== violet ==
Design testpc, start of the top module:
module testpc(
	clock,   
	reset,   
	pc,   
	instruction,   
	mem_data,   
	mem_addr,   
	mem_wdata,   
	mwrite_enable,
	mread_enable,
	regwrite_enable,   
	write_addr,   
	reg_write_data   
	);
	input clock, reset;
	input [15:0] instruction, mem_data;
	output [15:0] pc, mem_addr, mem_wdata;
	output [15:0] reg_write_data;
	output mwrite_enable, mread_enable, regwrite_enable;
	output [2:0] write_addr;
	reg [15:0] pc, read_data1, read_data2, ext_imm_data, alu_result;
	reg [15:0] reg_write_data;
	reg [15:0] jump_addr, branch_addr;
	reg [15:0] mwrite_addr, mread_addr;
	reg [6:0] imm_data;
	reg [2:0] read_addr1, read_addr2, write_addr;
	reg [1:0] result_sel;
	reg regwrite_enable, func_sel, imm_sel, mwrite_enable;
	reg mread_enable, memtoreg_sel, jump_enable, branch_enable;
	reg [15:0] reg_table[0:7];
	reg [15:0] c, temp;
	reg c1, c2, s1;
	wire [15:0] b1;
	wire [15:0] and_result, not_result;
	assign mem_addr = alu_result;
	assign mem_wdata = read_data2;
	always@(posedge clock or negedge reset)
	begin
		if(reset == 1'b0)
			pc <= 16'b0000000000000000;
		else if(branch_enable == 1'b1)
		begin
			if(alu_result == 0)
  ...
Settings: LEC_CHECK=0, CAP_MARGIN=20, CORE_MARGIN=2, CORE_UTILIZATION=69, CTS_CLUSTER_SIZE=32, SETUP_SLACK_MARGIN=-0.62, SLEW_MARGIN=20; clock period 12.5 ns.
run.sh (not shown) runs the stock make flow with config.mk's settings and CLKGATE_MAP_FILE=.
Completing all stages was not enough for violet: its layout failed the final checks because of setup timing.
For tundra, these inputs were changed with respect to violet:
# violet
export LEC_CHECK = 0
export CAP_MARGIN = 20
export CORE_MARGIN = 2
export CORE_UTILIZATION = 69
export CTS_CLUSTER_SIZE = 32
export SETUP_SLACK_MARGIN = -0.62
export SLEW_MARGIN = 20
create_clock -name core_clock -period 12.5 [get_ports {clock}]
# tundra
export LEC_CHECK = 0
export CAP_MARGIN = 20
export CORE_MARGIN = 2
export CORE_UTILIZATION = 40
export SLEW_MARGIN = 20
create_clock -name core_clock -period 16.0 [get_ports {clock}]
==> comparison <==
tundra: done, clean on timing, DRC and antenna
Count of standard-cell rows on tundra is up relative to violet.
Summary of tundra over violet: share of the clock period used by the worst path shrank by 5.4 points; count of final max-slew check failures shows no meaningful change; maximum fanout encountered on the critical timing path shrank by 1.
Post-layout instance area is higher on violet
Delta (tundra minus violet): area added between synthesis and finish now sits lower; number of non-filler instances in the completed layout now sits higher.
Compared with violet, tundra has extra setup slack.
In the metrics for violet and tundra, the one carrying the lower worst hold slack is tundra.
Inputs modified between tundra and amber:
# tundra
export LEC_CHECK = 0
export CAP_MARGIN = 20
export CORE_MARGIN = 2
export CORE_UTILIZATION = 40
export SLEW_MARGIN = 20
create_clock -name core_clock -period 16.0 [get_ports {clock}]
# amber
export LEC_CHECK = 0
export ABC_AREA = 1
export CAP_MARGIN = 20
export CORE_MARGIN = 7
export CORE_UTILIZATION = 58
export CTS_CLUSTER_DIAMETER = 252
export CTS_CLUSTER_SIZE = 100
export SLEW_MARGIN = 20
export TNS_END_PERCENT = 20
create_clock -name core_clock -period 16.0 [get_ports {clock}]
Notes after the runs:
tundra → amber: switching share of power moved up, final-layout non-clock buffer area share went down 2.1 points, wire length of the first global-routing pass increased by about 9% relative to the old numbers, routed length per placed instance shows a reduction of about 7%.
--- input diff amber..yarrow ---
# amber
export LEC_CHECK = 0
export ABC_AREA = 1
export CAP_MARGIN = 20
export CORE_MARGIN = 7
export CORE_UTILIZATION = 58
export CTS_CLUSTER_DIAMETER = 252
export CTS_CLUSTER_SIZE = 100
export SLEW_MARGIN = 20
export TNS_END_PERCENT = 20
create_clock -name core_clock -period 16.0 [get_ports {clock}]
# yarrow
export LEC_CHECK = 0
export ABC_AREA = 1
export CAP_MARGIN = 20
export CELL_PAD_IN_SITES_GLOBAL_PLACEMENT = 2
export CORE_MARGIN = 2
export CORE_UTILIZATION = 40
export CTS_CLUSTER_DIAMETER = 396
export CTS_CLUSTER_SIZE = 98
export PLACE_DENSITY_LB_ADDON = 0.04
export SLEW_MARGIN = 20
create_clock -name core_clock -period 16.0 [get_ports {clock}]
Results
yarrow vs amber, buffer share of cell area went up by 0.22 points. Compared with amber, in yarrow routed wire length moved up, detailed-router iteration count before antenna repair moved down.

---

testpc again, from the RTL that the note above started with.
==> flow/config.mk <==
export PLATFORM = sky130hd
export DESIGN_NAME = testpc
export DESIGN_NICKNAME = testpc
export VERILOG_FILES = /design/flow/design.v
export SDC_FILE = /design/flow/constraint.sdc
export NUM_CORES = 4
export LEC_CHECK = 0
export ABC_AREA = 1
export CAP_MARGIN = 0
export CORE_ASPECT_RATIO = 0.5
export CORE_MARGIN = 7
export CORE_UTILIZATION = 58
export CTS_CLUSTER_DIAMETER = 252
export CTS_CLUSTER_SIZE = 100
export SLEW_MARGIN = 20
export TNS_END_PERCENT = 20
==> flow/constraint.sdc <==
create_clock -name core_clock -period 16.0 [get_ports {clock}]
set_input_delay 3.2000 -clock core_clock [delete_from_list [all_inputs] [get_ports {clock}]]
set_output_delay 3.2000 -clock core_clock [all_outputs]
set_load 0.01 [all_outputs]
==> next run, changes <==
==> flow/config.mk (replaced) <==
export PLATFORM = sky130hd
export DESIGN_NAME = testpc
export DESIGN_NICKNAME = testpc
export VERILOG_FILES = /design/flow/design.v
export SDC_FILE = /design/flow/constraint.sdc
export NUM_CORES = 4
export LEC_CHECK = 0
export CAP_MARGIN = 20
export CORE_ASPECT_RATIO = 1.85
export CORE_MARGIN = 2
export CORE_UTILIZATION = 40
export HOLD_SLACK_MARGIN = 0.26
export PLACE_DENSITY = 0.94
export SETUP_SLACK_MARGIN = -0.82
export SLEW_MARGIN = 20
export TNS_END_PERCENT = 55
This time the run completed, yet does not pass: setup timing. Global-route usage decreases by 7.4 points. Cell area decreases by 1.1%. Setup slack gets worse by 0.47 ns. Non-clock buffer count increases by 25. Sequential power increases by about 1%. Die area increases by 20%.
==> next run, changes <==
==> flow/config.mk (replaced) <==
export PLATFORM = sky130hd
export DESIGN_NAME = testpc
export DESIGN_NICKNAME = testpc
export VERILOG_FILES = /design/flow/design.v
export SDC_FILE = /design/flow/constraint.sdc
export NUM_CORES = 4
export LEC_CHECK = 0
export ABC_AREA = 1
export CAP_MARGIN = 0
export CORE_ASPECT_RATIO = 1.86
export CORE_MARGIN = 7
export CORE_UTILIZATION = 58
export CTS_CLUSTER_DIAMETER = 252
export CTS_CLUSTER_SIZE = 100
export SLEW_MARGIN = 20
export TNS_END_PERCENT = 20
=>
- This time the run completed with no timing, DRC or antenna violations
- fmax went up by 3.6%
- setup slack gains 0.56 ns
- final area climbs by 0.79%
- utilization grows by 21 points
- clock-buffer cell count rose by 3
- non-clock buffer count drops by 22

---

job 3837:
Starting RTL as in the previous note.
Design testpc, start of the top module:
module testpc(
	clock,   
	reset,   
	pc,   
	instruction,   
	mem_data,   
	mem_addr,   
	mem_wdata,   
	mwrite_enable,
	mread_enable,
	regwrite_enable,   
	write_addr,   
	reg_write_data   
	);
Settings: LEC_CHECK=0, ABC_AREA=1, CAP_MARGIN=20, CORE_MARGIN=2, CORE_UTILIZATION=68, CTS_CLUSTER_SIZE=39, HOLD_SLACK_MARGIN=0.3, SLEW_MARGIN=20; clock period 10.7 ns.
Job 3837: complete, dirty (negative setup slack)
--- input diff job 3837..job 231 ---
Settings: putting CTS_CLUSTER_DIAMETER at 336 where nothing was set; putting CORE_ASPECT_RATIO at 0.5 where nothing was set; swapping 39 for 97 in CTS_CLUSTER_SIZE; putting SETUP_SLACK_MARGIN at 3.1 where nothing was set; clearing HOLD_SLACK_MARGIN, which used to be 0.3; swapping 68 for 72 in CORE_UTILIZATION; putting TNS_END_PERCENT at 5 where nothing was set; putting PLACE_DENSITY at 0.41 where nothing was set.
### Flow results
- Job 231: it failed with a tool error in global routing, so there are no final results.
- The horizontal die dimension in job 231 is 1.4 times that in job 3837.
- Count of cells resized by post-cts repair was higher in job 231 than in job 3837.
- The die outline area in job 231 is 0.950 times that in job 3837.
- Job 3837 -> job 231: number of instances in the placed design decreased slightly
Relative to job 231, the following input files were edited for job 3406:
Settings: removing ABC_AREA (formerly 1); removing CTS_CLUSTER_SIZE (formerly 97); removing SETUP_SLACK_MARGIN (formerly 3.1); removing CORE_ASPECT_RATIO (formerly 0.5); removing CTS_CLUSTER_DIAMETER (formerly 336); setting HOLD_SLACK_MARGIN to -0.08 for the first time; changing PLACE_DENSITY from 0.41 to 0.79; changing the clock period (ns, I/O delays scaled along) from 10.7 to 13.7.
Although it ran to completion, job 3406 produced a layout that fails the final checks because of negative setup slack.
Job 3406 vs. job 231: post-CTS setup buffer count went down by 8.
Against job 231, job 3406 comes in 23% lower on synthesized netlist net count.
Taking job 231 as the reference, in job 3406 post-synthesis cell area now sits lower; HPWL after detailed placement now sits lower; weighted congestion reported at the end of routability-driven placement now sits lower.
Taking job 231 as the reference, in job 3406 number of gates resized after CTS -154; initial standard-cell utilization of the core -0.88 points; hold buffer count at CTS ~0 delta.
Compound-cell area share of the yosys netlist sits higher in job 3406 than in job 231.
Changes in job 7882 relative to job 3406:
Settings: TNS_END_PERCENT removed (was 5); PLACE_DENSITY changed from 0.79 to 0.66; HOLD_SLACK_MARGIN removed (was -0.08); SETUP_SLACK_MARGIN newly set to 3.04; CTS_CLUSTER_SIZE newly set to 43; the clock period (ns, I/O delays scaled along) changed from 13.7 to 10.6.
[summary]
Job 7882 terminated abnormally: global routing reported GRT-0116. Post-synthesis adder-cell area fraction: job 7882 vs job 3406 identical. Between job 3406 and job 7882, the weighted congestion at the end of routability-driven global placement is lower for job 3406. Job 3406 -> job 7882: multiplexer share of the synthesized area delta 0, exact match. For HPWL after detailed placement, dividing the value from job 7882 by the value from job 3406 gives 1.06. When the final numbers for job 3406 and job 7882 were put side by side, the placement-stage cell area turned out to be greater in job 7882. Job 3406 and job 7882 ended up with nearly the same total die area. Quantity of gates resized following cts, job 7882 vs job 3406: up by more than 100%. On tally of buffers added on design ports, job 3406 and job 7882 are basically level. Compared job 7882 against job 3406; number of placement rows within noise.
No activity file was given, so power comes from the tool's default toggle rates.
